File: flow/constraint.sdc
create_clock -name core_clock -period 7.5 [get_ports {clk_i}]
set_input_delay 1.5000 -clock core_clock [delete_from_list [all_inputs] [get_ports {clk_i}]]
set_output_delay 1.5000 -clock core_clock [all_outputs]
set_load 0.01 [all_outputs]
File: flow/run.sh
#!/bin/bash
# the make line also repeats each setting of config.mk as NAME=value (left out here)
make -C /OpenROAD-flow-scripts/flow DESIGN_CONFIG=/design/flow/config.mk WORK_HOME=/design/flow/orfs CLKGATE_MAP_FILE= finish
File: flow/design.v
module multiplier #(parameter width_p="inv")
  ( input      [width_p-1:0] a_i
  , input      [width_p-1:0] b_i
  , output [(2*width_p)-1:0] c_o
  );
  assign c_o = a_i * b_i;
endmodule
module chip_top
  ( input          clk_i
  , input          reset_i
  , input          v_i
  , input  [31:0]  a_i
  , input  [31:0]  b_i
  , output         v_o
  , output [63:0]  c_o
  );
  reg        v_r, v_o_r;
  reg [31:0] a_r, b_r;
  reg [63:0] c_r;
  wire [63:0] c_n;
  multiplier #(.width_p(32)) MULT
    (.a_i(a_r)
    ,.b_i(b_r)
    ,.c_o(c_n)
    );
  always @(posedge clk_i) begin
    if (reset_i) begin
      v_r   <= 1'b0;
      v_o_r <= 1'b0;
    end else begin
      v_r   <= v_i;
      v_o_r <= v_r;
    end
    a_r <= a_i;
    b_r <= b_i;
    c_r <= c_n;
  end
  assign v_o = v_o_r;
  assign c_o = c_r;
endmodule
File: flow/config.mk
export PLATFORM = sky130hd
export DESIGN_NAME = chip_top
export DESIGN_NICKNAME = chip_top
export VERILOG_FILES = /design/flow/design.v
export SDC_FILE = /design/flow/constraint.sdc
export NUM_CORES = 4
export LEC_CHECK = 0
export CAP_MARGIN = 0
export CORE_ASPECT_RATIO = 1.33
export CORE_MARGIN = 2
export CORE_UTILIZATION = 70
export CTS_CLUSTER_DIAMETER = 234
export CTS_CLUSTER_SIZE = 100
export SETUP_SLACK_MARGIN = -0.08
export SLEW_MARGIN = 20
export TNS_END_PERCENT = 10
==> results of run 1 <==
==> what timing repair did <==
item / CTS / global route
hold buffers: 0 / 0
buffers inserted: 1 / 6
gates resized: 35 / 114
setup endpoints to repair: 24 / 27
gates cloned: 0 / 3
pin swaps: 8 / 51
==> metal layers <==
layer,vias to the layer above,share of wire [%]
li1,11600,-
met1,14200,30
met2,1436,51
met3,587,6.8
met4,0,12
met5,-,0
==> stage by stage <==
stage          std cells  worst slack [ns]  area [um^2]
5_1_grt             4779            -0.234        41400
2_1_floorplan       3824             0.420        35900
4_1_cts             4772            -0.100        40900
3_5_place_dp        4739            -0.650        40100
3_3_place_gp        4739            -0.652        40100
6_report            4783           -0.0972        41400
==> area by class of cell <==
| class | instances | area, um^2 |
|---|---|---|
| Clock buffer | 24 | 482 |
| Multi-Input combinational cell | 2603 | 29700 |
| Timing Repair Buffer | 462 | 4340 |
| Tap cell | 679 | 850 |
| Clock inverter | 8 | 150 |
| Antenna cell | 4 | 10.0 |
| Sequential cell | 130 | 2650 |
| Inverter | 873 | 3280 |
| Fill cell | 3168 | 9220 |
==> impl_metrics.toml, run 1 <==
# flow metrics
[run_status]
status = "complete, but fails checks"
violations = "setup timing"

[clocking]
cts_tree = "done"
htreeDepth = 4
clk_pin_slew_ns = 0.06
cts.sinks = 130
cts_root_buf = "clkbuf_16"
clock_path_buffers = 2
clk_latency_ns = 0.53
cts_inserted_buffers = 17

[route]
vias = 27800
wl_mm = 107
drtAntennaViolNets = 0
viasPerCell = 5.82
drc = 0
firstDrtPassIters = 6
initialDrtViolationCount = 2058
wire_per_inst_um = 22.4

[critical_path]
crit_slowest_cell = "fa_1"
crit_path_start = "b_r[8]"
arrival_ns = 8.00
crit_cells = 25
rr_worst_depth = 25
r2r_start = "b_r[8]"
reg2reg_slack_ns = -0.1
crit_top_cell = "fa_1"
crit_required_ns = 7.90
cp-start-kind = "flop"
cpPeakStageDelay_ns = 0.57
reg2reg_to = "c_r[60]"
worstSetupPathType = "reg -> reg"
crit_buf_inv = 7
worst_setup_path_end_kind = "flop"
cp_top_family = "adder cells"
endpoint = "c_r[60]"
path_max_fanout = 6

[hold_path]
holdPathStages = 1
holdPathEnd = "v_o_r"
hold_start = "v_r"
hold_path_class = "reg -> reg"

[layout]
syn_to_final_growth_pct = 15.5
nNetsFinal = 5313
fin_util_pct = 81.8

[timing]
maxSlewViolCount = 0
worst_pin_slew_ns = 0.832
worst_slack_ns = -0.0972
fin_skew_ns = 0.0261
slew_headroom_pct = 44.5
fmax_ghz = 0.132
final.setup.tns_ns = -0.204
fin_hold_ws_ns = 0.453
period_needed_ns = 7.60
hold_violations = 0
finalSetupViolCount = 3
finalCritPeriodShare_pct = 101
rsz0062_at_grt = "true"

[logic_synthesis]
synth-edff-count = 0
simple_gate_share_pct = 16.8
yosys_cells = 3824
synth.distinct_cells = 50
ys_ff = 130
top_cell = "fa_1"
top_area_share_pct = 50.0
synthArstFlopShare_pct = 0
ff_type = "dfxtp_1"
ys_sh_adder_pct = 59.2
ys_top_cells_by_count = "896 x fa_1, 873 x inv_1, 599 x and2_1"
synthCells = 3824
syn_avg_cell_area_um2 = 9.38
synth_area_mm2 = 0.0359
compound_area_share_pct = 3.79
topCombFamilyByArea = "adder cells"
yosysChipArea_mm2 = 0.0359
ys_sh_mux_pct = 0
yosys.area.top_type = "fa_1"
synth_warnings = 1
synth_nets = 5050
top_cells_by_area = "fa_1 50%, and2_1 10%, ha_1 9.2%, inv_1 9.1%, dfxtp_1 7.3%"
synth_seq_share_pct = 7.26
yosys.area_share.xor_xnor_pct = 1.51

[floorplanning]
die_w_um = 200
fp_util_pct = 70.8
coreArea_mm2 = 0.0506
die_height_um = 265
design.portCount = 132
rows = 95
die-area_mm2 = 0.0531

[global_route]
grt_busiest_layer = "met2"
grtUsageMet1_pct = 42.8
met3_usage_pct = 7.71
grt_util_met2_pct = 74.0
grt_max_degree = 33
grt-ovfl-total = 0
antenna_found_initial = 3
grt_pass1_vias = 31900
grtUsageTotal_pct = 42.6
grt_pass1_wl_mm = 169

[job]
maxCapViolCount = 0
warnings = 30

[placed_design]
hpwl_mm = 89.4
portBuffers = 131
gp_congestion = 1.03
==> run 2, diff against run 1 <==
Settings changed: CAP_MARGIN 0 to 30, CORE_ASPECT_RATIO 1.33 to unset, CORE_UTILIZATION 70 to 35, CTS_CLUSTER_DIAMETER 234 to 332, CTS_CLUSTER_SIZE 100 to unset, HOLD_SLACK_MARGIN set to 0.12, MAX_ROUTING_LAYER set to met5, MIN_ROUTING_LAYER set to met1, PLACE_DENSITY_LB_ADDON set to 0.28, SETUP_SLACK_MARGIN -0.08 to 2.17, TNS_END_PERCENT 10 to unset.
Clock period 7.5 ns to 13.2 ns, I/O delays scaled along.
==> run 2 against run 1 <==
The run now finishes clean. Non-clock buffer count down 268. Synthesized area unchanged. Sequential share of layout area up 0.28 points. Die area rose by 98%. Wire length shrank 8.9%. Global-route usage is 23 points lower. Critical endpoint is now c_r[50].
==> impl_metrics.toml, run 2 <==
# flow metrics
[logic_synthesis]
synth_area_mm2 = 0.0359
ff_type = "dfxtp_1"
syn_avg_cell_area_um2 = 9.38
synth_warnings = 1
yosysChipArea_mm2 = 0.0359
synthCells = 3824
ys_sh_adder_pct = 59.2
top_area_share_pct = 50.0
ys_top_cells_by_count = "896 x fa_1, 873 x inv_1, 599 x and2_1"
synth-edff-count = 0
compound_area_share_pct = 3.79
simple_gate_share_pct = 16.8
topCombFamilyByArea = "adder cells"
synth_seq_share_pct = 7.26
yosys.area.top_type = "fa_1"
synth.distinct_cells = 50
synth_nets = 5050
yosys.area_share.xor_xnor_pct = 1.51
top_cell = "fa_1"
top_cells_by_area = "fa_1 50%, and2_1 10%, ha_1 9.2%, inv_1 9.1%, dfxtp_1 7.3%"
synthArstFlopShare_pct = 0
ys_sh_mux_pct = 0
ys_ff = 130
yosys_cells = 3824

[route]
drtAntennaViolNets = 0
drc = 0
wire_per_inst_um = 18.8
firstDrtPassIters = 5
initialDrtViolationCount = 1325
vias = 24700
viasPerCell = 4.76
wl_mm = 97.8

[floorplanning]
die_w_um = 324
die-area_mm2 = 0.105
fp_util_pct = 35.3
die_height_um = 324
rows = 117
coreArea_mm2 = 0.102
design.portCount = 132

[job]
warnings = 26
maxCapViolCount = 0

[layout]
fin_util_pct = 38.5
syn_to_final_growth_pct = 9.19
instances_no_fill = 5200
comb_area_mm2 = 0.0292
fill_cells = 10300
seq_area_mm2 = 0.00261
nNetsFinal = 5045

[timing]
period_needed_ns = 8.56
maxSlewViolCount = 0
fin_hold_ws_ns = 0.451
finalSetupViolCount = 0
worst_slack_ns = 4.64
hold_violations = 0
slew_headroom_pct = 37.8
finalCritPeriodShare_pct = 64.8
rsz0062_at_grt = "false"
final.setup.tns_ns = 0
worst_pin_slew_ns = 0.933
fmax_ghz = 0.117
fin_skew_ns = 0.0244

[critical_path]
path_max_fanout = 32
rr_worst_depth = 22
cpPeakStageDelay_ns = 0.88
arrival_ns = 8.97
worstSetupPathType = "reg -> reg"
crit_cells = 22
crit_top_cell = "fa_1"
crit_path_start = "a_r[10]"
reg2reg_to = "c_r[50]"
crit_required_ns = 13.62
r2r_start = "a_r[10]"
crit_slowest_cell = "dfxtp_2"
cp_top_family = "adder cells"
cp-start-kind = "flop"
endpoint = "c_r[50]"
crit_chain = "nand2_1, fa_1, inv_1, fa_1, fa_1, fa_1, fa_1, fa_1, fa_1, inv_1, fa_1, inv_1, ha_1, nand4_1, nor4_1, inv_1, a211oi_1, o21ai_1, buf_4, o41ai_1, a211oi_1, xnor2_1"
worst_setup_path_end_kind = "flop"
crit_buf_inv = 5
reg2reg_slack_ns = 4.64

[placed_design]
dp_slack_ns = 4.81
dp_cells = 5168
hpwl_mm = 78.9
gp_congestion = 0.906
portBuffers = 131

[run_status]
status = "no timing/DRC/antenna violations"

[hold_path]
hold_start = "v_r"
holdPathEnd = "v_o_r"
holdPathStages = 1
hold_path_class = "reg -> reg"

[global_route]
grt-ovfl-total = 0
grt_pass1_vias = 27200
grtUsageTotal_pct = 20.0
grt_max_degree = 33
antenna_found_initial = 2
grt_pass1_wl_mm = 159

[clocking]
cts_hold_repair.buffers = 0
cts_inserted_buffers = 17
clock_path_buffers = 2
htreeDepth = 4
ctsResizeCount = 0
clk_latency_ns = 0.53
cts.sinks = 130
cts_root_buf = "clkbuf_16"
cts_tree = "done"
clk_pin_slew_ns = 0.08
cts_setup_buffers = 0
## run 2: area by class of cell
type	instances	area share, %
Timing Repair Buffer	194	4.56
Inverter	873	8.37
Tap cell	1368	4.37
Sequential cell	130	6.67
Clock inverter	14	0.460
Multi-Input combinational cell	2603	74.5
Clock buffer	17	1.09
Antenna cell	1	0.00639
## run 2: through the flow
stage / instance area (um^2)
global placement: 38600
global route: 39200
floorplan: 35900
detailed placement: 38600
CTS: 39200
finish: 39200
## run 2: layer usage
metal	up-vias	part of all wire [%]	track usage, %
met5	-	0	0
met4	0	1.5	4.44
met3	85	6.0	3.57
met2	644	46	31.5
met1	13000	47	28.6
li1	11100	-	-
==> run 3, diff against run 2 <==
Settings changed: CAP_MARGIN 30 to 10, CELL_PAD_IN_SITES_DETAIL_PLACEMENT set to 1, CORE_MARGIN 2 to 9, CORE_UTILIZATION 35 to 64, CTS_CLUSTER_DIAMETER 332 to 233, CTS_CLUSTER_SIZE set to 71, GPL_TIMING_DRIVEN set to 1, HOLD_SLACK_MARGIN 0.12 to 0.29, MAX_ROUTING_LAYER met5 to met4, MIN_ROUTING_LAYER met1 to met2, PLACE_DENSITY set to 0.36, PLACE_DENSITY_LB_ADDON 0.28 to unset, SETUP_SLACK_MARGIN 2.17 to 1.28, SLEW_MARGIN 20 to 0, TNS_END_PERCENT set to 65.
Clock period 13.2 ns to 7.5 ns, I/O delays scaled along.
==> run 3 against run 2 <==
The run now fails in clock tree synthesis (4_1_cts). Synthesized area stayed put. Die area is 38% lower. Synthesized cell count stayed put.
==> impl_metrics.toml, run 3 <==
# flow metrics
[floorplanning]
rows = 86
coreArea_mm2 = 0.0553
die-area_mm2 = 0.0649
die_height_um = 255
design.portCount = 132
die_w_um = 255
fp_util_pct = 64.9

[logic_synthesis]
yosys_cells = 3824
simple_gate_share_pct = 16.8
topCombFamilyByArea = "adder cells"
compound_area_share_pct = 3.79
ys_ff = 130
ff_type = "dfxtp_1"
ys_sh_mux_pct = 0
ys_sh_adder_pct = 59.2
synth_warnings = 1
yosys.area_share.xor_xnor_pct = 1.51
synth-edff-count = 0
synth_area_mm2 = 0.0359
top_cells_by_area = "fa_1 50%, and2_1 10%, ha_1 9.2%, inv_1 9.1%, dfxtp_1 7.3%"
top_cell = "fa_1"
synthArstFlopShare_pct = 0
synth_seq_share_pct = 7.26
syn_avg_cell_area_um2 = 9.38
ys_top_cells_by_count = "896 x fa_1, 873 x inv_1, 599 x and2_1"
yosys.area.top_type = "fa_1"
yosysChipArea_mm2 = 0.0359
synth_nets = 5050
top_area_share_pct = 50.0
synth.distinct_cells = 50
synthCells = 3824

[placed_design]
hpwl_mm = 130
gp_congestion = 1.07
portBuffers = 131

[run_status]
lastStage = "clock tree synthesis (4_1_cts)"
status = "did not finish"
error_line = "[ERROR DPL-0033] detailed placement checks failed during check placement."
run 3: through the flow:
step | setup slack, ns | area [um^2] | hold slack, ns | instances
3_5_place_dp | -0.809 | 39000 | 0.433 | 4655
3_3_place_gp | -0.242 | 39000 | 0.419 | 4655
2_1_floorplan | 0.816 | 36300 | 0.414 | 3824
==> run 4, diff against run 3 <==
Settings changed: CAP_MARGIN 10 to 20, CELL_PAD_IN_SITES_DETAIL_PLACEMENT 1 to unset, CORE_MARGIN 9 to 2, CORE_UTILIZATION 64 to 72, CTS_CLUSTER_DIAMETER 233 to unset, CTS_CLUSTER_SIZE 71 to unset, GPL_TIMING_DRIVEN 1 to unset, HOLD_SLACK_MARGIN 0.29 to unset, MAX_ROUTING_LAYER met4 to unset, MIN_ROUTING_LAYER met2 to unset, PLACE_DENSITY 0.36 to 0.92, SETUP_SLACK_MARGIN 1.28 to -0.03, SLEW_MARGIN 0 to 20, TNS_END_PERCENT 65 to unset.
Clock period 7.5 ns to 7.03 ns, I/O delays scaled along.
==> run 4 against run 3 <==
The flow stops in global routing (5_1_grt). Synthesized area unchanged. Synthesized cell count did not move. Die area shrank 20%.
==> impl_metrics.toml, run 4 <==
# flow metrics
[run_status]
status = "did not finish"
lastStage = "global routing (5_1_grt)"
error_line = "[ERROR GRT-0116] Global routing finished with congestion. Check the congestion regions in the DRC Viewer."

[logic_synthesis]
synthCells = 3824
synth_nets = 5050
yosys_cells = 3824
ys_top_cells_by_count = "896 x fa_1, 873 x inv_1, 599 x and2_1"
top_area_share_pct = 50.0
top_cells_by_area = "fa_1 50%, and2_1 10%, ha_1 9.2%, inv_1 9.1%, dfxtp_1 7.3%"
ys_sh_mux_pct = 0
syn_avg_cell_area_um2 = 9.38
ff_type = "dfxtp_1"
synthArstFlopShare_pct = 0
synth-edff-count = 0
synth_seq_share_pct = 7.26
yosysChipArea_mm2 = 0.0359
synth_warnings = 1
topCombFamilyByArea = "adder cells"
compound_area_share_pct = 3.79
synth_area_mm2 = 0.0359
ys_sh_adder_pct = 59.2
yosys.area_share.xor_xnor_pct = 1.51
ys_ff = 130
top_cell = "fa_1"
yosys.area.top_type = "fa_1"
synth.distinct_cells = 50
simple_gate_share_pct = 16.8

[placed_design]
portBuffers = 131
gp_congestion = 1.01
hpwl_mm = 98.9

[floorplanning]
rows = 81
die_w_um = 227
coreArea_mm2 = 0.0491
fp_util_pct = 73.1
die-area_mm2 = 0.0516
die_height_um = 227
design.portCount = 132

[clocking]
htreeDepth = 4
cts_root_buf = "clkbuf_16"
cts.sinks = 130
cts_inserted_buffers = 17
clock_path_buffers = 2

[global_route]
grt-ovfl-total = 111
grtUsageTotal_pct = 75.3
-- run 4: through the flow --
stage	setup slack (ns)	utilization, %	instance area [um^2]	cells
after floorplan	-0.0169	-	35900	3824
after global placement	-0.438	83.1	40700	4802
after detailed placement	-0.795	83.1	40700	4802
after CTS	-0.285	86.4	42400	4869
-- run 4: per-layer routing --
layer  overflow  track usage [%]
met1          1             72.4
met2         65             89.1
met3          1             67.3
met4         44             73.1
met5          0             42.7
-- run 4: timing repair --
item / 4_1_cts
setup buffers: 37
setup endpoints to repair: 39
hold buffers: 0
pin swaps: 129
resized: 204
==> run 5, diff against run 4 <==
Settings changed: ABC_AREA set to 0, CAP_MARGIN 20 to 25, CELL_PAD_IN_SITES_GLOBAL_PLACEMENT set to 1, CORE_ASPECT_RATIO set to 1.63, CORE_MARGIN 2 to 3, CORE_UTILIZATION 72 to 71, CTS_CLUSTER_DIAMETER set to 152, GPL_ROUTABILITY_DRIVEN set to 0, MAX_ROUTING_LAYER set to met5, PLACE_DENSITY 0.92 to unset, PLACE_DENSITY_LB_ADDON set to 0.24, SETUP_SLACK_MARGIN -0.03 to 0.68.
Clock period 7.03 ns to 7.16 ns, I/O delays scaled along.
==> run 5 against run 4 <==
The layout now fails its checks (setup timing). Synthesized area stayed put. Die area is 3.3% higher. Synthesized cell count stayed put.
==> impl_metrics.toml, run 5 <==
# flow metrics
[run_status]
status = "complete, but fails checks"
violations = "setup timing"

[clocking]
cts.sinks = 130
cts_inserted_buffers = 17
cts_hold_repair.buffers = 0
htreeDepth = 4
clock_path_buffers = 2
clk_latency_ns = 0.52
cts_root_buf = "clkbuf_16"
clk_pin_slew_ns = 0.08
cts_tree = "done"

[critical_path]
reg2reg_slack_ns = -0.56
rr_worst_depth = 27
cp_top_family = "adder cells"
path_max_fanout = 6
crit_required_ns = 7.57
crit_cells = 27
crit_top_cell = "fa_1"
worstSetupPathType = "reg -> reg"
cpPeakStageDelay_ns = 0.77
endpoint = "c_r[63]"
crit_path_start = "a_r[5]"
cp-start-kind = "flop"
crit_buf_inv = 8
reg2reg_to = "c_r[63]"
arrival_ns = 8.13
crit_slowest_cell = "fa_2"
r2r_start = "a_r[5]"
worst_setup_path_end_kind = "flop"

[logic_synthesis]
compound_area_share_pct = 3.79
yosysChipArea_mm2 = 0.0359
synth.distinct_cells = 50
synthArstFlopShare_pct = 0
top_area_share_pct = 50.0
top_cell = "fa_1"
ys_top_cells_by_count = "896 x fa_1, 873 x inv_1, 599 x and2_1"
top_cells_by_area = "fa_1 50%, and2_1 10%, ha_1 9.2%, inv_1 9.1%, dfxtp_1 7.3%"
synthCells = 3824
synth_nets = 5050
ys_ff = 130
syn_avg_cell_area_um2 = 9.38
synth_seq_share_pct = 7.26
synth-edff-count = 0
yosys.area.top_type = "fa_1"
simple_gate_share_pct = 16.8
yosys.area_share.xor_xnor_pct = 1.51
topCombFamilyByArea = "adder cells"
synth_area_mm2 = 0.0359
ff_type = "dfxtp_1"
synth_warnings = 1
ys_sh_mux_pct = 0
ys_sh_adder_pct = 59.2
yosys_cells = 3824

[layout]
fin_area_mm2 = 0.0430
fill_cells = 2509
syn_to_final_growth_pct = 20.0
fin_util_pct = 86.6
nNetsFinal = 5403

[hold_path]
hold_path_class = "reg -> reg"
holdPathStages = 1
holdPathEnd = "v_o_r"
hold_start = "v_r"

[global_route]
grt_pass1_wl_mm = 189
antenna_found_initial = 15
grt_max_degree = 33
grt-ovfl-total = 0
grt_pass1_vias = 34000
grtUsageTotal_pct = 48.1

[route]
vias = 30300
viasPerCell = 6.26
wire_per_inst_um = 26.7
drtAntennaViolNets = 0
wl_mm = 129
initialDrtViolationCount = 3302
drc = 0
firstDrtPassIters = 10

[floorplanning]
coreArea_mm2 = 0.0497
fp_util_pct = 72.2
die_height_um = 293
die_w_um = 182
design.portCount = 132
rows = 104
die-area_mm2 = 0.0533

[timing]
slew_headroom_pct = 53.1
final.setup.tns_ns = -12.34
period_needed_ns = 7.72
hold_violations = 0
worst_slack_ns = -0.564
finalSetupViolCount = 36
finalCritPeriodShare_pct = 108
maxSlewViolCount = 0
fmax_ghz = 0.129
fin_skew_ns = 0.0248
rsz0062_at_grt = "true"
worst_pin_slew_ns = 0.697
fin_hold_ws_ns = 0.448

[placed_design]
place_area_mm2 = 0.0405
portBuffers = 131
hpwl_mm = 95.1

[job]
maxCapViolCount = 0
warnings = 32
-- run 5: repair_timing --
item	CTS	global route
endpoints found under the setup margin	42	50
buffers inserted	35	24
pin swaps	124	73
cloned	2	1
resized	238	112
-- run 5: stage by stage --
step           worst slack (ns)  std cells
2_1_floorplan             0.476       3824
3_3_place_gp             -0.378       4732
3_5_place_dp             -0.471       4732
4_1_cts                  -0.242       4800
5_1_grt                  -0.838       4831
6_report                 -0.564       4837
-- run 5: area by class of cell --
class,instances,area [um^2],area share [%]
Inverter,873,3280,7.61
Clock buffer,17,425,0.989
Antenna cell,12,30.0,0.0698
Timing Repair Buffer,552,5270,12.2
Multi-Input combinational cell,2603,30400,70.7
Sequential cell,130,2660,6.18
Clock inverter,14,145,0.337
Tap cell,636,796,1.85
-- run 5: metal layers --
metal	global-route usage (%)	part of all wire [%]
met1	42.9	26
met2	79.8	48
met3	16.0	10
met4	52.3	15
met5	0.909	0.094
==> run 6, diff against run 5 <==
Settings changed: ABC_AREA 0 to unset, CAP_MARGIN 25 to 20, CELL_PAD_IN_SITES_GLOBAL_PLACEMENT 1 to unset, CORE_ASPECT_RATIO 1.63 to unset, CORE_MARGIN 3 to 2, CORE_UTILIZATION 71 to 72, CTS_CLUSTER_DIAMETER 152 to unset, GPL_ROUTABILITY_DRIVEN 0 to unset, MAX_ROUTING_LAYER met5 to unset, PLACE_DENSITY_LB_ADDON 0.24 to 0.0, SETUP_SLACK_MARGIN 0.68 to 2.08.
Clock period 7.16 ns to 7.17 ns, I/O delays scaled along.
==> run 6 against run 5 <==
Final cell count decreased by 0.52%. Wire length decreased by 1.1%. The layout still fails its checks (setup timing). Final area increased by 0.67%. Via count increased by 0.19%. Critical path type unchanged. Highest routed layer unchanged. Critical endpoint is now c_r[60].
==> impl_metrics.toml, run 6 <==
# flow metrics
[timing]
rsz0062_at_grt = "true"
worst_pin_slew_ns = 1.03
fin_hold_ws_ns = 0.444
hold_violations = 0
slew_headroom_pct = 30.7
worst_slack_ns = -0.621
period_needed_ns = 7.79
maxSlewViolCount = 0
fin_skew_ns = 0.0253
finalSetupViolCount = 34
finalCritPeriodShare_pct = 109
final.setup.tns_ns = -9.61
fmax_ghz = 0.128

[layout]
fill_cells = 2326
syn_to_final_growth_pct = 20.8
nNetsFinal = 5350
fin_util_pct = 88.3
instances_no_fill = 4812

[hold_path]
holdPathEnd = "v_o_r"
holdPathStages = 1
hold_start = "v_r"
hold_path_class = "reg -> reg"

[critical_path]
worst_setup_path_end_kind = "flop"
path_max_fanout = 10
reg2reg_to = "c_r[60]"
crit_top_cell = "fa_1"
r2r_start = "b_r[9]"
cp_top_family = "adder cells"
crit_path_start = "b_r[9]"
crit_slowest_cell = "fa_1"
arrival_ns = 8.19
crit_buf_inv = 6
rr_worst_depth = 25
crit_cells = 25
cpPeakStageDelay_ns = 0.70
worstSetupPathType = "reg -> reg"
cp-start-kind = "flop"
crit_required_ns = 7.57
endpoint = "c_r[60]"
reg2reg_slack_ns = -0.62

[logic_synthesis]
topCombFamilyByArea = "adder cells"
compound_area_share_pct = 3.79
yosys_cells = 3824
synthArstFlopShare_pct = 0
ys_sh_adder_pct = 59.2
top_area_share_pct = 50.0
synth.distinct_cells = 50
top_cell = "fa_1"
top_cells_by_area = "fa_1 50%, and2_1 10%, ha_1 9.2%, inv_1 9.1%, dfxtp_1 7.3%"
yosys.area_share.xor_xnor_pct = 1.51
yosys.area.top_type = "fa_1"
yosysChipArea_mm2 = 0.0359
synth_seq_share_pct = 7.26
syn_avg_cell_area_um2 = 9.38
synth_warnings = 1
ys_ff = 130
synth-edff-count = 0
synth_nets = 5050
simple_gate_share_pct = 16.8
ys_sh_mux_pct = 0
ys_top_cells_by_count = "896 x fa_1, 873 x inv_1, 599 x and2_1"
synth_area_mm2 = 0.0359
ff_type = "dfxtp_1"
synthCells = 3824

[route]
drtAntennaViolNets = 0
firstDrtPassIters = 8
drc = 0
wl_mm = 128
wire_per_inst_um = 26.5
initialDrtViolationCount = 3070
viasPerCell = 6.31
vias = 30300

[clocking]
clk_pin_slew_ns = 0.07
cts_inserted_buffers = 17
clk_latency_ns = 0.53
cts.sinks = 130
htreeDepth = 4
cts_root_buf = "clkbuf_16"
clock_path_buffers = 2
cts_tree = "done"
cts_hold_repair.buffers = 0

[global_route]
grt-ovfl-total = 0
grt_pass1_vias = 33100
antenna_found_initial = 15
grt_pass1_wl_mm = 175
grtUsageTotal_pct = 46.0
grt_max_degree = 33

[placed_design]
portBuffers = 131
gp_congestion = 0.938
hpwl_mm = 83.4
dp_cells = 4645

[job]
maxCapViolCount = 0
warnings = 30

[floorplanning]
fp_util_pct = 73.1
die_height_um = 227
design.portCount = 132
die_w_um = 227
die-area_mm2 = 0.0516
coreArea_mm2 = 0.0491
rows = 81

[run_status]
status = "complete, but fails checks"
violations = "setup timing"
-- run 6: what timing repair did --
action,CTS,global route
pin swaps,133,85
buffers inserted,62,47
setup endpoints to repair,55,55
cloned,6,9
gates resized,267,179
-- run 6: stage by stage --
step	area [um^2]	worst slack [ns]
6_report	43300	-0.621
5_1_grt	43300	-0.729
4_1_cts	42000	0.00369
3_5_place_dp	39600	-0.423
3_3_place_gp	39600	-0.332
2_1_floorplan	36500	0.487
-- run 6: layout make-up --
cell class,count,area [um^2],share of cell area [%]
inverter,873,3280,7.56
antenna,11,27.5,0.0635
clock buffer,18,439,1.01
multi-input combinational,2603,30700,70.9
sequential,130,2730,6.31
timing repair buffer,499,5130,11.8
tap,664,831,1.92
clock inverter,14,154,0.355
-- run 6: layer usage --
layer	vias up	GRT usage, %	wire length [um]
li1	11700	-	-
met1	14900	46.6	35700
met2	2579	76.1	58300
met3	1168	13.2	17400
met4	16	43.7	16000
met5	-	0.854	253
==> run 7, diff against run 6 <==
Settings changed: CTS_CLUSTER_DIAMETER set to 205, CTS_CLUSTER_SIZE set to 95, PLACE_DENSITY_LB_ADDON 0.0 to unset, SETUP_SLACK_MARGIN 2.08 to -0.39, TNS_END_PERCENT set to 10.
Clock period 7.17 ns to 4.43 ns, I/O delays scaled along.
==> run 7 against run 6 <==
Sequential share of layout area decreased by 0.15 points. Synthesized cell count unchanged. Synthesized area is the same. Critical path depth down 3. Non-clock buffer count increased by 135. The layout still fails its checks (setup timing). Fmax down 2.0%. Clock-buffer cell count is 1 higher. Via count up 0.33%. Final area is 1.1% higher. Hold slack better by 0.0076 ns. Utilization increased by 0.93 points.
==> impl_metrics.toml, run 7 <==
# flow metrics
[logic_synthesis]
simple_gate_share_pct = 16.8
yosys_cells = 3824
top_area_share_pct = 50.0
synthArstFlopShare_pct = 0
yosys.area.top_type = "fa_1"
synth_seq_share_pct = 7.26
ff_type = "dfxtp_1"
ys_sh_mux_pct = 0
syn_avg_cell_area_um2 = 9.38
topCombFamilyByArea = "adder cells"
synth.distinct_cells = 50
synth_nets = 5050
synthCells = 3824
yosysChipArea_mm2 = 0.0359
synth_warnings = 1
ys_sh_adder_pct = 59.2
compound_area_share_pct = 3.79
ys_ff = 130
yosys.area_share.xor_xnor_pct = 1.51
synth_area_mm2 = 0.0359
top_cell = "fa_1"
synth-edff-count = 0
top_cells_by_area = "fa_1 50%, and2_1 10%, ha_1 9.2%, inv_1 9.1%, dfxtp_1 7.3%"
ys_top_cells_by_count = "896 x fa_1, 873 x inv_1, 599 x and2_1"

[route]
drc = 0
met1_length_mm = 36.3
wl_met3_mm = 15.1
firstDrtPassIters = 8
initialDrtViolationCount = 3087
routed.top_layer = "met5"
vias = 30500
wl_mm = 125
wire_per_inst_um = 25.2
drtAntennaViolNets = 0
wl_met2_mm = 57.6
viasPerCell = 6.16

[clocking]
htreeDepth = 4
clock_path_buffers = 2
cts_tree = "done"
clk_latency_ns = 0.55
clk_pin_slew_ns = 0.09
cts.sinks = 130
cts_inserted_buffers = 17
cts_root_buf = "clkbuf_16"

[timing]
fmax_ghz = 0.126
finalCritPeriodShare_pct = 179
period_needed_ns = 7.95
finalSetupViolCount = 57
maxSlewViolCount = 0
rsz0062_at_grt = "true"
hold_violations = 0
slew_headroom_pct = 59.2
fin_hold_ws_ns = 0.452
worst_pin_slew_ns = 0.611
fin_skew_ns = 0.0418
worst_slack_ns = -3.52

[run_status]
status = "complete, but fails checks"
violations = "setup timing"

[critical_path]
worst_setup_path_end_kind = "flop"
crit_slowest_cell = "fa_1"
reg2reg_slack_ns = -3.52
r2r_start = "b_r[9]"
worstSetupPathType = "reg -> reg"
cp-start-kind = "flop"
reg2reg_to = "c_r[57]"
crit_buf_inv = 3
arrival_ns = 8.36
path_max_fanout = 7
crit_required_ns = 4.84
endpoint = "c_r[57]"
cpPeakStageDelay_ns = 0.77
cp_top_family = "adder cells"
rr_worst_depth = 22
crit_path_start = "b_r[9]"
crit_chain = "bufbuf_16, and2_1, fa_1, fa_1, fa_1, inv_1, fa_1, inv_1, fa_1, fa_1, fa_1, fa_2, ha_4, a21oi_2, o21a_1, o21ai_1, a221o_1, a31oi_4, o21ai_4, a21oi_4, o21ai_1, and3_1"
crit_cells = 22
crit_top_cell = "fa_1"

[placed_design]
gp_congestion = 0.989
hpwl_mm = 89.6
dp_cells = 4857
portBuffers = 131

[hold_path]
holdPathEnd = "v_o_r"
hold_start = "v_r"
hold_path_class = "reg -> reg"
holdPathStages = 1

[floorplanning]
die-area_mm2 = 0.0516
die_w_um = 227
coreArea_mm2 = 0.0491
fp_util_pct = 73.1
die_height_um = 227
design.portCount = 132
rows = 81

[layout]
syn_to_final_growth_pct = 22.0
nNetsFinal = 5485
instances_no_fill = 4943

[global_route]
grt_max_degree = 23
grt-ovfl-total = 0
grt_pass1_wl_mm = 186
grt_pass1_vias = 34000
grtUsageTotal_pct = 49.4
antenna_found_initial = 10

[job]
maxCapViolCount = 0
warnings = 32
==> run 7: through the flow <==
step	cell area [um^2]	setup WS [ns]	utilization [%]	TNS (ns)
4_1_cts	43200	-2.89	88.0	-127.88
6_report	43800	-3.52	89.3	-152.10
3_5_place_dp	41500	-3.18	84.6	-138.40
2_1_floorplan	36200	-2.25	-	-94.43
5_1_grt	43800	-3.59	89.2	-156.22
3_3_place_gp	41500	-2.98	84.6	-132.46
==> run 7: layer usage <==
layer / vias to the layer above / track usage, %
met5: - / 0.285
met4: 12 / 46.2
met3: 1123 / 17.3
met2: 2411 / 77.9
met1: 15000 / 51.8
li1: 12000 / -
==> run 7: repair_timing <==
action                                  in CTS  in global routing
hold buffers                                 0                  0
pin swaps                                   82                131
resized                                    182                124
buffers inserted                            28                 18
endpoints found under the setup margin      56                 56
gates cloned                                 4                  1
==> run 7: layout make-up <==
class,instances,area (um^2)
multi-input cells,2603,30300
repair buffers,634,6080
fillers,2230,5270
inverters,873,3280
flip-flops and latches,130,2700
well taps,664,831
clock buffers,19,433
clock inverters,12,184
diodes,8,20.0
==> run 8, diff against run 7 <==
Settings changed: ABC_AREA set to 0, CELL_PAD_IN_SITES_DETAIL_PLACEMENT set to 0, CORE_MARGIN 2 to 4, CORE_UTILIZATION 72 to 71, CTS_CLUSTER_DIAMETER 205 to unset, CTS_CLUSTER_SIZE 95 to 10, GPL_ROUTABILITY_DRIVEN set to 0, GPL_TIMING_DRIVEN set to 0, SETUP_SLACK_MARGIN -0.39 to 1.38, TNS_END_PERCENT 10 to 100.
Clock period 4.43 ns to 10.1 ns, I/O delays scaled along.
==> run 8 against run 7 <==
The run now finishes clean. Non-clock buffer count fell by 285. Clock skew fell by 0.022 ns. Register-to-register slack improved by 4.9 ns.
==> impl_metrics.toml, run 8 <==
# flow metrics
[timing]
finalSetupViolCount = 0
worst_pin_slew_ns = 1.12
maxSlewViolCount = 0
fin_skew_ns = 0.0193
rsz0062_at_grt = "true"
slew_headroom_pct = 25.5
hold_violations = 0
fmax_ghz = 0.115
final.setup.tns_ns = 0
period_needed_ns = 8.68
finalCritPeriodShare_pct = 85.9

[logic_synthesis]
ys_sh_adder_pct = 59.2
synth.distinct_cells = 50
top_cell = "fa_1"
top_area_share_pct = 50.0
ff_type = "dfxtp_1"
syn_avg_cell_area_um2 = 9.38
synthCells = 3824
yosys_cells = 3824
synth-edff-count = 0
synth_area_mm2 = 0.0359
synth_nets = 5050
synth_seq_share_pct = 7.26
synthArstFlopShare_pct = 0
yosysChipArea_mm2 = 0.0359
synth_warnings = 1
compound_area_share_pct = 3.79
ys_ff = 130
yosys.area.top_type = "fa_1"
ys_sh_mux_pct = 0
ys_top_cells_by_count = "896 x fa_1, 873 x inv_1, 599 x and2_1"
yosys.area_share.xor_xnor_pct = 1.51
top_cells_by_area = "fa_1 50%, and2_1 10%, ha_1 9.2%, inv_1 9.1%, dfxtp_1 7.3%"
topCombFamilyByArea = "adder cells"
simple_gate_share_pct = 16.8

[floorplanning]
design.portCount = 132
die_height_um = 233
coreArea_mm2 = 0.0501
fp_util_pct = 71.6
die-area_mm2 = 0.0542
die_w_um = 233
rows = 82

[hold_path]
hold_start = "v_r"
hold_path_class = "reg -> reg"
holdPathEnd = "v_o_r"
holdPathStages = 1

[layout]
fin_util_pct = 77.6
nNetsFinal = 5200
seq_area_mm2 = 0.00260
instances_no_fill = 4680
syn_to_final_growth_pct = 8.38
comb_area_mm2 = 0.0292
fill_cells = 3642

[job]
maxCapViolCount = 0
warnings = 29

[critical_path]
crit_buf_inv = 5
reg2reg_slack_ns = 1.42
arrival_ns = 9.08
rr_worst_depth = 23
crit_cells = 23
worst_setup_path_end_kind = "flop"
crit_slowest_cell = "fa_1"
cp_top_family = "adder cells"
worstSetupPathType = "reg -> reg"
crit_top_cell = "fa_1"
crit_path_start = "a_r[15]"
reg2reg_to = "c_r[62]"
path_max_fanout = 10
crit_required_ns = 10.50
crit_chain = "clkbuf_1, and2_1, fa_1, fa_1, fa_1, inv_1, fa_1, inv_1, fa_1, fa_1, fa_1, fa_1, ha_1, clkbuf_1, nand4_1, nor4_2, inv_1, a211oi_4, o21ai_1, o21a_1, o21ai_1, o211ai_1, xnor2_1"
r2r_start = "a_r[15]"
cpPeakStageDelay_ns = 0.75
endpoint = "c_r[62]"
cp-start-kind = "flop"

[route]
drtAntennaViolNets = 0
viasPerCell = 6.36
vias = 29800
wl_mm = 131
initialDrtViolationCount = 3927
firstDrtPassIters = 6
wire_per_inst_um = 27.9
drc = 0

[placed_design]
portBuffers = 131
dp_cells = 4627
hpwl_mm = 103

[clocking]
cts_inserted_buffers = 17
cts.sinks = 130
cts_tree = "done"
htreeDepth = 4
clock_path_buffers = 2
cts_root_buf = "clkbuf_16"
clk_pin_slew_ns = 0.07
cts_setup_buffers = 0
clk_latency_ns = 0.53

[global_route]
grt_pass1_wl_mm = 193
grt_max_degree = 17
antenna_found_initial = 27
grtUsageTotal_pct = 50.4
grt_pass1_vias = 31300
grt-ovfl-total = 0

[run_status]
status = "no timing/DRC/antenna violations"
==> run 8: cell type report <==
cell class	count	area share, %
buffer	218	2.55
timing repair buffer	131	3.37
inverter	873	8.43
sequential	130	6.70
clock buffer	19	1.14
clock inverter	13	0.386
antenna	21	0.135
tap	672	2.16
multi-input combinational	2603	75.1
==> run 8: per-layer routing <==
layer / vias up / global-route usage, % / share of wire (%)
met1: 14500 / 56.7 / 30
met3: 1026 / 24.3 / 16
met5: - / 0.276 / 0.076
met2: 2811 / 72.1 / 42
li1: 11400 / - / -
met4: 14 / 42.1 / 12
==> run 8: what timing repair did <==
item                                    4_1_cts  5_1_grt
resized                                      81      105
hold buffers                                  0        0
endpoints found under the setup margin        6       19
hold endpoints to repair                      0        0
gates cloned                                  0        0
==> run 8: through the flow <==
| step | hold WS (ns) | area [um^2] | setup WS, ns |
|---|---|---|---|
| 2_1_floorplan | 0.414 | 35900 | 3.02 |
| 3_3_place_gp | 0.424 | 38000 | 1.16 |
| 3_5_place_dp | 0.429 | 38000 | 1.05 |
| 4_1_cts | 0.452 | 38700 | 1.45 |
| 5_1_grt | 0.463 | 38800 | 1.41 |
| 6_report | 0.447 | 38900 | 1.42 |
==> run 9, diff against run 8 <==
Settings changed: ABC_AREA 0 to unset, CELL_PAD_IN_SITES_DETAIL_PLACEMENT 0 to unset, CORE_MARGIN 4 to 2, CORE_UTILIZATION 71 to 56, CTS_CLUSTER_SIZE 10 to unset, GPL_ROUTABILITY_DRIVEN 0 to unset, GPL_TIMING_DRIVEN 0 to unset, SETUP_SLACK_MARGIN 1.38 to unset, TNS_END_PERCENT 100 to unset.
Clock period 10.1 ns to 4.04 ns, I/O delays scaled along.
==> run 9 against run 8 <==
The layout now fails its checks (setup timing). Clock-buffer cell count decreased by 2. Wire length decreased by 18%. Critical path depth unchanged. Fmax increased by 20%. Hold slack got worse by 0.0011 ns. Register-to-register slack lost 4.6 ns. Setup slack got worse by 4.6 ns. Non-clock buffer count grew 361.
==> impl_metrics.toml, run 9 <==
# flow metrics
[global_route]
antenna_found_initial = 3
grt-ovfl-total = 0
grt_pass1_wl_mm = 167
grt_pass1_vias = 30900
grt_max_degree = 24
grtUsageTotal_pct = 33.2

[critical_path]
reg2reg_to = "c_r[60]"
crit_path_start = "b_r[4]"
reg2reg_slack_ns = -3.18
path_max_fanout = 9
crit_chain = "buf_12, buf_8, and2_4, fa_1, inv_2, fa_1, fa_2, fa_1, inv_1, fa_1, fa_1, fa_1, fa_1, ha_4, nand4_1, nor4_2, inv_1, a211oi_4, o21ai_4, o21a_4, o211ai_1, a31oi_1, xnor2_1"
rr_worst_depth = 23
crit_top_cell = "fa_1"
cp_top_family = "adder cells"
arrival_ns = 7.62
crit_required_ns = 4.44
cpPeakStageDelay_ns = 0.64
worst_setup_path_end_kind = "flop"
worstSetupPathType = "reg -> reg"
endpoint = "c_r[60]"
cp-start-kind = "flop"
crit_slowest_cell = "fa_2"
crit_cells = 23
r2r_start = "b_r[4]"
crit_buf_inv = 5

[clocking]
htreeDepth = 4
cts_inserted_buffers = 17
clock_path_buffers = 2
clk_latency_ns = 0.51
clk_pin_slew_ns = 0.08
cts_hold_repair.buffers = 0
cts_tree = "done"
cts_root_buf = "clkbuf_16"
cts.sinks = 130

[timing]
slew_headroom_pct = 60.4
period_needed_ns = 7.22
worst_slack_ns = -3.18
fin_skew_ns = 0.0202
fmax_ghz = 0.138
maxSlewViolCount = 0
hold_violations = 0
fin_hold_ws_ns = 0.446
worst_pin_slew_ns = 0.588
finalSetupViolCount = 57
finalCritPeriodShare_pct = 179
rsz0062_at_grt = "true"

[logic_synthesis]
compound_area_share_pct = 3.79
syn_avg_cell_area_um2 = 9.38
topCombFamilyByArea = "adder cells"
synth.distinct_cells = 50
top_cell = "fa_1"
yosys.area.top_type = "fa_1"
synth_seq_share_pct = 7.26
synth_area_mm2 = 0.0359
yosysChipArea_mm2 = 0.0359
ys_sh_adder_pct = 59.2
ys_top_cells_by_count = "896 x fa_1, 873 x inv_1, 599 x and2_1"
synth_warnings = 1
ys_sh_mux_pct = 0
yosys.area_share.xor_xnor_pct = 1.51
ys_ff = 130
synth-edff-count = 0
synthCells = 3824
yosys_cells = 3824
synthArstFlopShare_pct = 0
synth_nets = 5050
top_area_share_pct = 50.0
top_cells_by_area = "fa_1 50%, and2_1 10%, ha_1 9.2%, inv_1 9.1%, dfxtp_1 7.3%"
simple_gate_share_pct = 16.8
ff_type = "dfxtp_1"

[placed_design]
hpwl_mm = 89.6
dp_slack_ns = -3.49
portBuffers = 131
gp_congestion = 0.933

[job]
maxCapViolCount = 0
warnings = 30

[route]
viasPerCell = 5.29
drtAntennaViolNets = 0
wl_mm = 107
initialDrtViolationCount = 1593
firstDrtPassIters = 5
drc = 0
wire_per_inst_um = 20.6
vias = 27500

[layout]
nNetsFinal = 5561
syn_to_final_growth_pct = 26.5

[floorplanning]
die-area_mm2 = 0.0661
die_w_um = 257
coreArea_mm2 = 0.0632
die_height_um = 257
fp_util_pct = 56.8
rows = 92
design.portCount = 132

[hold_path]
holdPathEnd = "v_o_r"
hold_path_class = "reg -> reg"
hold_start = "v_r"
holdPathStages = 1

[run_status]
status = "complete, but fails checks"
violations = "setup timing"
==> run 9: repair_timing <==
item                                    CTS  global route
gates cloned                              0             1
endpoints found under the setup margin   58            58
resized                                 273           225
pin swaps                               117           156
setup buffers                            46            58
==> run 9: cell type report <==
cell class | count | area [um^2]
well taps | 846 | 1060
flip-flops and latches | 130 | 2720
clock buffers | 17 | 425
multi-input cells | 2603 | 30900
inverters | 873 | 3280
diodes | 1 | 2.50
clock inverters | 15 | 180
fillers | 4743 | 17800
repair buffers | 710 | 6790
==> run 9: through the flow <==
step                setup TNS (ns)  utilization (%)  area [um^2]  cells
global placement           -159.33             66.3        41900   5068
global route               -157.22             71.8        45400   5194
floorplan                  -113.02                -        36500   3824
detailed placement         -159.23             66.3        41900   5068
finish                     -148.47             71.8        45400   5195
CTS                        -147.84             69.7        44000   5144
==> run 9: per-layer routing <==
metal | vias up | track usage, % | wire length, um
met5 | - | 0 | 0
met4 | 0 | 19.2 | 7260
met3 | 287 | 3.20 | 4000
met2 | 799 | 60.5 | 57500
met1 | 14300 | 38.0 | 38200
li1 | 12100 | - | -
==> run 10, diff against run 9 <==
Settings changed: CELL_PAD_IN_SITES_DETAIL_PLACEMENT set to 1, CORE_MARGIN 2 to 6, CORE_UTILIZATION 56 to 40, CTS_CLUSTER_SIZE set to 14, GPL_TIMING_DRIVEN set to 0, HOLD_SLACK_MARGIN set to 0.29, PLACE_DENSITY_LB_ADDON set to 0.07, TNS_END_PERCENT set to 55.
Clock period 4.04 ns to 7.5 ns, I/O delays scaled along.
==> run 10 against run 9 <==
The layout still fails its checks (setup timing). Die area rose by 47%. Critical path depth rose by 2. Sequential cell count did not move. Utilization fell by 24 points. Clock skew rose by 0.0037 ns. Register-to-register slack improved by 3.0 ns. Hold slack improved by 0.0062 ns. Critical path type unchanged. Critical endpoint unchanged.
==> impl_metrics.toml, run 10 <==
# flow metrics
[timing]
worst_slack_ns = -0.186
period_needed_ns = 7.69
fmax_ghz = 0.130
slew_headroom_pct = 39.7
finalCritPeriodShare_pct = 102
rsz0062_at_grt = "true"
fin_hold_ws_ns = 0.452
maxSlewViolCount = 0
fin_skew_ns = 0.0240
worst_pin_slew_ns = 0.905
final.setup.tns_ns = -0.989
hold_violations = 0
finalSetupViolCount = 8

[placed_design]
hpwl_mm = 121
dp_slack_ns = -2.72
portBuffers = 131
gp_congestion = 0.970

[logic_synthesis]
yosys.area_share.xor_xnor_pct = 1.51
synth_nets = 5050
top_cell = "fa_1"
synth_area_mm2 = 0.0359
synth_seq_share_pct = 7.26
syn_avg_cell_area_um2 = 9.38
synthArstFlopShare_pct = 0
ys_ff = 130
top_cells_by_area = "fa_1 50%, and2_1 10%, ha_1 9.2%, inv_1 9.1%, dfxtp_1 7.3%"
yosys_cells = 3824
topCombFamilyByArea = "adder cells"
synth-edff-count = 0
ys_sh_mux_pct = 0
yosysChipArea_mm2 = 0.0359
top_area_share_pct = 50.0
ys_top_cells_by_count = "896 x fa_1, 873 x inv_1, 599 x and2_1"
yosys.area.top_type = "fa_1"
synthCells = 3824
synth.distinct_cells = 50
ys_sh_adder_pct = 59.2
simple_gate_share_pct = 16.8
ff_type = "dfxtp_1"
synth_warnings = 1
compound_area_share_pct = 3.79

[clocking]
htreeDepth = 4
clk_latency_ns = 0.53
cts_root_buf = "clkbuf_16"
cts_hold_repair.buffers = 0
cts_inserted_buffers = 17
cts_tree = "done"
clock_path_buffers = 2
clk_pin_slew_ns = 0.07
cts.sinks = 130

[critical_path]
crit_path_start = "b_r[19]"
crit_slowest_cell = "fa_2"
cpPeakStageDelay_ns = 0.66
reg2reg_slack_ns = -0.19
r2r_start = "b_r[19]"
worst_setup_path_end_kind = "flop"
arrival_ns = 8.14
reg2reg_to = "c_r[60]"
endpoint = "c_r[60]"
crit_required_ns = 7.95
crit_buf_inv = 6
rr_worst_depth = 25
cp_top_family = "adder cells"
worstSetupPathType = "reg -> reg"
crit_cells = 25
cp-start-kind = "flop"
path_max_fanout = 4

[global_route]
grt_util_met2_pct = 49.2
grt_pass1_vias = 31200
grt_pass1_wl_mm = 214
grtUsageTotal_pct = 30.2
grt_max_degree = 17
met3_usage_pct = 6.66
grt-ovfl-total = 0
grtUsageMet1_pct = 38.4
grt_busiest_layer = "met2"
antenna_found_initial = 10

[layout]
seq_area_mm2 = 0.00275
syn_to_final_growth_pct = 19.0
fill_cells = 9954
nNetsFinal = 5282
comb_area_mm2 = 0.0300

[floorplanning]
fp_util_pct = 40.5
design.portCount = 132
coreArea_mm2 = 0.0886
die-area_mm2 = 0.0970
die_height_um = 311
die_w_um = 311
rows = 109

[route]
firstDrtPassIters = 5
initialDrtViolationCount = 1884
drc = 0
vias = 27500
wire_per_inst_um = 27.6
viasPerCell = 5.25
wl_mm = 144
drtAntennaViolNets = 0

[hold_path]
hold_start = "v_r"
hold_path_class = "reg -> reg"
holdPathEnd = "v_o_r"
holdPathStages = 1

[job]
maxCapViolCount = 0
warnings = 28

[run_status]
status = "complete, but fails checks"
violations = "setup timing"
run 10: final cells by class:
cell class,count,area share [%]
Inverter,873,7.68
Clock buffer,21,1.10
Sequential cell,130,6.44
Buffer,196,5.52
Tap cell,1165,3.41
Antenna cell,3,0.0176
Multi-Input combinational cell,2603,70.3
Timing Repair Buffer,235,5.20
Clock inverter,11,0.358
run 10: metal layers:
| layer | vias up | wire length (um) |
|---|---|---|
| met5 | - | 0 |
| met4 | 0 | 8450 |
| met3 | 286 | 10600 |
| met2 | 966 | 68100 |
| met1 | 14700 | 57100 |
| li1 | 11500 | - |
run 10: repair_timing:
| action | in CTS | in global routing |
|---|---|---|
| setup endpoints to repair | 42 | 29 |
| pin swaps | 63 | 80 |
| setup buffers | 65 | 37 |
| gates resized | 672 | 179 |
run 10: metrics by stage:
stage | instances | util [%] | cell area [um^2]
2_1_floorplan | 3824 | - | 35900
3_3_place_gp | 5120 | 43.6 | 38600
3_5_place_dp | 5122 | 43.6 | 38700
4_1_cts | 5198 | 47.3 | 42000
5_1_grt | 5236 | 48.1 | 42700
6_report | 5237 | 48.2 | 42700
==> run 11, diff against run 10 <==
Settings changed: CAP_MARGIN 20 to 15, CELL_PAD_IN_SITES_GLOBAL_PLACEMENT set to 2, CORE_ASPECT_RATIO set to 1.09, CORE_MARGIN 6 to 3, CORE_UTILIZATION 40 to 35, CTS_CLUSTER_DIAMETER set to 175, CTS_CLUSTER_SIZE 14 to 48, HOLD_SLACK_MARGIN 0.29 to 0.12, MAX_ROUTING_LAYER set to met5, MIN_ROUTING_LAYER set to met2, PLACE_DENSITY set to 0.37, PLACE_DENSITY_LB_ADDON 0.07 to unset, SETUP_SLACK_MARGIN set to 1.47, SLEW_MARGIN 20 to 10, TNS_END_PERCENT 55 to 35.
Clock period 7.5 ns to 6.79 ns, I/O delays scaled along.
==> run 11 against run 10 <==
The layout still fails its checks (setup timing). Synthesized area unchanged. Sequential share of layout area down 0.16 points. Utilization down 4.4 points. Fmax down 1.5%. Hold slack worse by 0.0011 ns. Non-clock buffer count up 62.
==> impl_metrics.toml, run 11 <==
# flow metrics
[global_route]
grt_max_degree = 17
grt-ovfl-total = 0
grt_pass1_vias = 46000
grtUsageTotal_pct = 46.8
antenna_found_initial = 1
grt_pass1_wl_mm = 232

[logic_synthesis]
syn_avg_cell_area_um2 = 9.38
synth.distinct_cells = 50
synth-edff-count = 0
yosys.area.top_type = "fa_1"
synthArstFlopShare_pct = 0
compound_area_share_pct = 3.79
topCombFamilyByArea = "adder cells"
top_area_share_pct = 50.0
synth_warnings = 1
synth_area_mm2 = 0.0359
synth_seq_share_pct = 7.26
top_cell = "fa_1"
yosys.area_share.xor_xnor_pct = 1.51
ff_type = "dfxtp_1"
ys_ff = 130
yosysChipArea_mm2 = 0.0359
ys_sh_mux_pct = 0
yosys_cells = 3824
ys_sh_adder_pct = 59.2
top_cells_by_area = "fa_1 50%, and2_1 10%, ha_1 9.2%, inv_1 9.1%, dfxtp_1 7.3%"
ys_top_cells_by_count = "896 x fa_1, 873 x inv_1, 599 x and2_1"
synthCells = 3824
synth_nets = 5050
simple_gate_share_pct = 16.8

[critical_path]
reg2reg_to = "c_r[50]"
crit_path_start = "a_r[11]"
arrival_ns = 8.21
endpoint = "c_r[50]"
crit_buf_inv = 9
crit_cells = 26
cp-start-kind = "flop"
cpPeakStageDelay_ns = 0.65
crit_required_ns = 7.20
worst_setup_path_end_kind = "flop"
crit_top_cell = "fa_1"
worstSetupPathType = "reg -> reg"
path_max_fanout = 6
r2r_start = "a_r[11]"
rr_worst_depth = 26
cp_top_family = "adder cells"
reg2reg_slack_ns = -1.01
crit_slowest_cell = "fa_2"

[run_status]
violations = "setup timing"
status = "complete, but fails checks"

[clocking]
cts.sinks = 130
cts_tree = "done"
cts_inserted_buffers = 17
cts_root_buf = "clkbuf_16"
clk_latency_ns = 0.54
clock_path_buffers = 2
htreeDepth = 4
clk_pin_slew_ns = 0.08

[layout]
nNetsFinal = 5344
fin_util_pct = 43.8
fin_area_mm2 = 0.0442
fill_cells = 11400
syn_to_final_growth_pct = 23.1

[job]
maxCapViolCount = 0
warnings = 31

[placed_design]
gp_congestion = 1.26
hpwl_mm = 136
place_area_mm2 = 0.0393
dp_slack_ns = -2.51
portBuffers = 131

[hold_path]
holdPathEnd = "v_o_r"
hold_start = "v_r"
hold_path_class = "reg -> reg"
holdPathStages = 1

[timing]
worst_slack_ns = -1.01
period_needed_ns = 7.80
rsz0062_at_grt = "true"
final.setup.tns_ns = -25.57
fin_skew_ns = 0.0234
hold_violations = 0
fmax_ghz = 0.128
maxSlewViolCount = 0
finalSetupViolCount = 40
slew_headroom_pct = 36.9
fin_hold_ws_ns = 0.451
finalCritPeriodShare_pct = 115
worst_pin_slew_ns = 0.947

[floorplanning]
fp_util_pct = 35.6
coreArea_mm2 = 0.101
die_height_um = 340
design.portCount = 132
die_w_um = 313
die-area_mm2 = 0.106
rows = 121

[route]
wl_mm = 165
drc = 0
initialDrtViolationCount = 6207
firstDrtPassIters = 8
vias = 37800
wire_per_inst_um = 29.9
drtAntennaViolNets = 0
viasPerCell = 6.84
[run 11: final cells by class]
type	instances	area (um^2)	area share (%)
Buffer	218	2950	6.68
Clock inverter	13	154	0.349
Multi-Input combinational cell	2603	30200	68.4
Sequential cell	130	2770	6.27
Clock buffer	19	433	0.980
Antenna cell	41	103	0.232
Inverter	873	3280	7.43
Tap cell	1353	1690	3.83
Timing Repair Buffer	275	2590	5.87
[run 11: what timing repair did]
item	in CTS	in global routing
buffers inserted	79	60
pin swaps	84	99
hold buffers	0	0
gates resized	667	132
setup endpoints to repair	56	55
cloned	1	0
[run 11: layer usage]
layer,wire length [um],vias to the layer above,GRT usage (%)
met5,1420,-,14.8
met4,18200,48,14.1
met3,61900,1358,57.8
met2,83800,11300,57.1
met1,0,13500,-
li1,-,11700,-
[run 11: through the flow]
stage	instances
finish	5525
global route	5489
CTS	5424
detailed placement	5312
global placement	5308
floorplan	3824
==> run 12, diff against run 11 <==
Settings changed: CAP_MARGIN 15 to 40, CELL_PAD_IN_SITES_DETAIL_PLACEMENT 1 to unset, CELL_PAD_IN_SITES_GLOBAL_PLACEMENT 2 to unset, CORE_ASPECT_RATIO 1.09 to unset, CORE_MARGIN 3 to 2, CORE_UTILIZATION 35 to 72, CTS_CLUSTER_DIAMETER 175 to unset, CTS_CLUSTER_SIZE 48 to 80, GPL_TIMING_DRIVEN 0 to unset, HOLD_SLACK_MARGIN 0.12 to unset, MAX_ROUTING_LAYER met5 to met4, MIN_ROUTING_LAYER met2 to unset, PLACE_DENSITY 0.37 to unset, SETUP_SLACK_MARGIN 1.47 to 1.8, SLEW_MARGIN 10 to 20, TNS_END_PERCENT 35 to unset.
Clock period 6.79 ns to 7.05 ns, I/O delays scaled along.
==> run 12 against run 11 <==
The layout still fails its checks (setup timing). Wire length is 16% lower. Fmax is 8.5% lower. Synthesized cell count stayed put. Sequential share of layout area is 0.13 points lower.
==> impl_metrics.toml, run 12 <==
# flow metrics
[logic_synthesis]
compound_area_share_pct = 3.79
ys_ff = 130
yosys.area.top_type = "fa_1"
ys_top_cells_by_count = "896 x fa_1, 873 x inv_1, 599 x and2_1"
synthCells = 3824
ff_type = "dfxtp_1"
ys_sh_adder_pct = 59.2
synth-edff-count = 0
topCombFamilyByArea = "adder cells"
synth_warnings = 1
simple_gate_share_pct = 16.8
top_cells_by_area = "fa_1 50%, and2_1 10%, ha_1 9.2%, inv_1 9.1%, dfxtp_1 7.3%"
synth_nets = 5050
synth_seq_share_pct = 7.26
synth.distinct_cells = 50
ys_sh_mux_pct = 0
top_cell = "fa_1"
top_area_share_pct = 50.0
synthArstFlopShare_pct = 0
yosys_cells = 3824
yosysChipArea_mm2 = 0.0359
synth_area_mm2 = 0.0359
syn_avg_cell_area_um2 = 9.38
yosys.area_share.xor_xnor_pct = 1.51

[route]
wire_per_inst_um = 28.4
firstDrtPassIters = 9
drc = 0
viasPerCell = 6.43
drtAntennaViolNets = 0
initialDrtViolationCount = 4189
wl_mm = 138
vias = 31300

[layout]
seq_area_mm2 = 0.00269
syn_to_final_growth_pct = 21.9
comb_area_mm2 = 0.0307
fill_cells = 2159
nNetsFinal = 5387
fin_area_mm2 = 0.0437

[timing]
fin_hold_ws_ns = 0.445
fmax_ghz = 0.117
finalCritPeriodShare_pct = 121
maxSlewViolCount = 0
slew_headroom_pct = 34.0
worst_pin_slew_ns = 0.989
hold_violations = 0
worst_slack_ns = -1.48
rsz0062_at_grt = "true"
finalSetupViolCount = 45
fin_skew_ns = 0.0187
period_needed_ns = 8.53

[placed_design]
gp_congestion = 1.00
place_area_mm2 = 0.0404
portBuffers = 131
hpwl_mm = 87.8
dp_slack_ns = -0.495

[floorplanning]
design.portCount = 132
rows = 81
coreArea_mm2 = 0.0491
die-area_mm2 = 0.0516
die_height_um = 227
fp_util_pct = 73.1
die_w_um = 227

[critical_path]
crit_top_cell = "fa_1"
reg2reg_slack_ns = -1.48
r2r_start = "a_r[10]"
path_max_fanout = 10
crit_buf_inv = 7
endpoint = "c_r[57]"
rr_worst_depth = 26
crit_required_ns = 7.45
crit_path_start = "a_r[10]"
crit_cells = 26
worst_setup_path_end_kind = "flop"
crit_slowest_cell = "fa_2"
reg2reg_to = "c_r[57]"
arrival_ns = 8.93
cpPeakStageDelay_ns = 0.79
cp_top_family = "adder cells"
worstSetupPathType = "reg -> reg"
cp-start-kind = "flop"

[clocking]
cts.sinks = 130
clk_latency_ns = 0.52
cts_hold_repair.buffers = 0
cts_inserted_buffers = 17
clock_path_buffers = 2
cts_root_buf = "clkbuf_16"
cts_tree = "done"
clk_pin_slew_ns = 0.07
htreeDepth = 4

[job]
warnings = 32
maxCapViolCount = 0

[global_route]
antenna_found_initial = 23
grt_pass1_wl_mm = 190
grtUsageTotal_pct = 52.8
grt_max_degree = 33
grt_pass1_vias = 33700
grt-ovfl-total = 0

[run_status]
violations = "setup timing"
status = "complete, but fails checks"

[hold_path]
holdPathStages = 1
hold_path_class = "reg -> reg"
holdPathEnd = "v_o_r"
hold_start = "v_r"
run 12: area by class of cell:
type                            instances  share of cell area, %
Sequential cell                       130                   6.14
Inverter                              873                   7.49
Multi-Input combinational cell       2603                   70.3
Tap cell                              664                   1.90
Clock inverter                         13                  0.532
Clock buffer                           18                  0.981
Antenna cell                           31                  0.177
Timing Repair Buffer                  536                   12.5
run 12: metrics by stage:
stage / utilization (%) / TNS (ns) / instances
final: 89.2 / -41.71 / 4868
after global routing: 89.1 / -50.47 / 4865
after CTS: 87.4 / -0.748 / 4808
after detailed placement: 82.3 / -8.90 / 4717
after global placement: 82.3 / -5.53 / 4717
after floorplan: - / 0 / 3824
run 12: what timing repair did:
action                     in CTS  in global routing
setup buffers                  56                 29
gates resized                 314                122
setup endpoints to repair      55                 56
pin swaps                     168                 86
cloned                          4                  0
run 12: layer usage:
layer  wire, um  part of all wire (%)  GRT usage (%)
met1      38800                    28           53.2
met5          0                     0              -
met3      21600                    16           20.9
met4      17600                    13           48.3
met2      60300                    44           78.7
